==> inputs of yarrow <==
// alu
module alu(OPA, OPB, CIN,INP_VALID, CLK, RST, CMD, CE, MODE, COUT, OFLOW, RES, G, E, L, ERR);
    input ['d8-1:0] OPA, OPB;
    input CLK, RST, CE, MODE, CIN;
    input [1:0] INP_VALID;
    input ['d4-1:0] CMD;
    output reg ['d16-1:0] RES;
    output reg COUT;
    output reg OFLOW;
    output reg G;
    output reg E;
    output reg L;
    output reg ERR;
    reg ['d16-1:0] RES_next;
    reg COUT_next, OFLOW_next, G_next, E_next, L_next, ERR_next;
    reg ['d16-1:0] res_t;
    reg cout_t, oflow_t, g_t, e_t, l_t, err_t;
    always @(posedge CLK or posedge RST) begin
        if (RST) begin
            RES <= {'d16{1'b0}};
            COUT <= 1'b0;
            OFLOW <= 1'b0;
            G <= 1'b0;
            E <= 1'b0;
            L <= 1'b0;
            ERR <= 1'b0;
        end
        else begin
                RES <= RES_next;
                COUT <= COUT_next;
                OFLOW <= OFLOW_next;
                G <= G_next;
                E <= E_next;
                L <= L_next;
                ERR <= ERR_next;
        end
    end
    always @(posedge CLK) begin
        res_t = {'d16{1'b0}};
        cout_t = 1'b0;
        oflow_t = 1'b0;
        g_t = 1'b0;
        e_t = 1'b0;
        l_t = 1'b0;
        err_t = 1'b0;
        if (CE) begin
            if (MODE) begin
                case (CMD)
                   'd0: begin
                        if (INP_VALID == 'b11) begin
                            res_t = OPA+ OPB;
                            cout_t = res_t[8]; 
                        end
                   end
                   'd1: begin
                        if (INP_VALID == 'b11) begin
                            oflow_t = (OPA < OPB);
                            res_t = OPA - OPB;
                        end
                   end
                   'd2: begin
                        if (INP_VALID == 'b11) begin
                            res_t = OPA + OPB + CIN;
                            cout_t = res_t[8];
                        end
                   end
                   'd3: begin
                        if (INP_VALID == 'b11) begin
                            oflow_t = (OPA < (OPB + CIN));
                            res_t = OPA - OPB - CIN;
                        end
                   end
                   'd4:  begin
                        if (INP_VALID[0] == 'b1) begin
  ...
clock: 8.0 ns
lec_check: 0
cap_margin: 20
core_margin: 2
core_utilization: 71
cts_cluster_diameter: 392
cts_cluster_size: 99
hold_slack_margin: 0.26
setup_slack_margin: -0.75
slew_margin: 20
run.sh (not shown) runs the stock make flow with config.mk's settings and CLKGATE_MAP_FILE=.
==> fjord: changes against yarrow <==
CELL_PAD_IN_SITES_DETAIL_PLACEMENT = 2   (was unset)
CELL_PAD_IN_SITES_GLOBAL_PLACEMENT = 1   (was unset)
CORE_MARGIN = 8   (was 2)
CORE_UTILIZATION = 37   (was 71)
CTS_CLUSTER_DIAMETER = 384   (was 392)
CTS_CLUSTER_SIZE = unset   (was 99)
GPL_ROUTABILITY_DRIVEN = 0   (was unset)
HOLD_SLACK_MARGIN = -0.03   (was 0.26)
SETUP_SLACK_MARGIN = unset   (was -0.75)
==> juniper: changes against yarrow <==
CTS_CLUSTER_DIAMETER = 27   (was 392)
CTS_CLUSTER_SIZE = unset   (was 99)
HOLD_SLACK_MARGIN = unset   (was 0.26)
SETUP_SLACK_MARGIN = 0.67   (was -0.75)
==> flow/constraint.sdc (replaced) <==
create_clock -name core_clock -period 6.41 [get_ports {CLK}]
set_input_delay 1.2820 -clock core_clock [delete_from_list [all_inputs] [get_ports {CLK}]]
set_output_delay 1.2820 -clock core_clock [all_outputs]
set_load 0.01 [all_outputs]
==> raven: changes against yarrow <==
ABC_AREA = 1   (was unset)
CELL_PAD_IN_SITES_GLOBAL_PLACEMENT = 2   (was unset)
CORE_MARGIN = 8   (was 2)
CORE_UTILIZATION = 40   (was 71)
CTS_CLUSTER_DIAMETER = unset   (was 392)
CTS_CLUSTER_SIZE = 60   (was 99)
GPL_TIMING_DRIVEN = 0   (was unset)
HOLD_SLACK_MARGIN = 0.2   (was 0.26)
MAX_ROUTING_LAYER = met4   (was unset)
MIN_ROUTING_LAYER = met2   (was unset)
SETUP_SLACK_MARGIN = 0.72   (was -0.75)
TNS_END_PERCENT = 55   (was unset)
==> impl_metrics.csv <==
group,metric,value,unit
worst_hold_path,min_delay_worst_endpoint,"RES[8]",
synthesis,synth_area_per_cell,7.971,um^2
global_routing,grt_max_degree,40,
sta,min_period,7.419,ns
sta,fin_worst_skew,0.005804,ns
sta,hold_ws,0.3250,ns
synthesis,synthTopCellsByCount,"inv_1 (150), nor2_1 (143), ha_1 (108)",
critical_path,r2r_cells,0,
status,status,"complete, no violations",
power_and_ir_drop,p_int,0.0009402,W
floorplan,core,27480,um^2
(the above is from fjord)
==> impl_metrics.csv <==
group,metric,value,unit
synthesis,synthTopCellsByCount,"nand2_1 (413), inv_1 (294), nor2_1 (133)",
floorplan,core,26060,um^2
global_routing,grt_busiest_layer,"met3",
placed_design,placed_cell_area,11450,um^2
worst_hold_path,min_delay_worst_endpoint,"RES[15]",
cts,numClockSinks,44,
global_routing,use_met1,0,%
status,status,"complete, no violations",
sta,min_period,7.133,ns
global_routing,grt_max_degree,23,
critical_path,cp_max_fo,14,
critical_path,r2r_cells,0,
power_and_ir_drop,p_int,0.0008568,W
synthesis,synth_area_per_cell,6.407,um^2
(the above is from raven)
==> impl_metrics.csv <==
group,metric,value,unit
status,status,"complete, no violations",
floorplan,core,13990,um^2
worst_hold_path,min_delay_worst_endpoint,"RES[5]",
synthesis,synthArstFlopShare,50.00,%
finish,area_growth,8.442,%
sta,min_period,7.497,ns
sta,fin_worst_skew,0.003184,ns
critical_path,cp.required,8.15,ns
routing,ant_nets,0,
finish,stdcell_area,11070,um^2
global_routing,grt_max_degree,36,
synthesis,synth_area_per_cell,7.971,um^2
critical_path,r2r_cells,0,
sta,period_used_share,93.72,%
(the above is from yarrow)
==> impl_metrics.csv <==
group,metric,value,unit
status,failing_step,"global routing (5_1_grt)",
synthesis,synth_area_per_cell,7.971,um^2
status,status,"aborted with a tool error",
cts,htree_levels,2,
status,toolErrorMsg,"[ERROR GRT-0232] Routing congestion too high. Check the congestion heatmap in the GUI.",
synthesis,yosysCellCount,1281,
synthesis,edf_count,0,
floorplan,core,13990,um^2
synthesis,synthTopCellsByCount,"inv_1 (150), nor2_1 (143), ha_1 (108)",
(the above is from juniper)
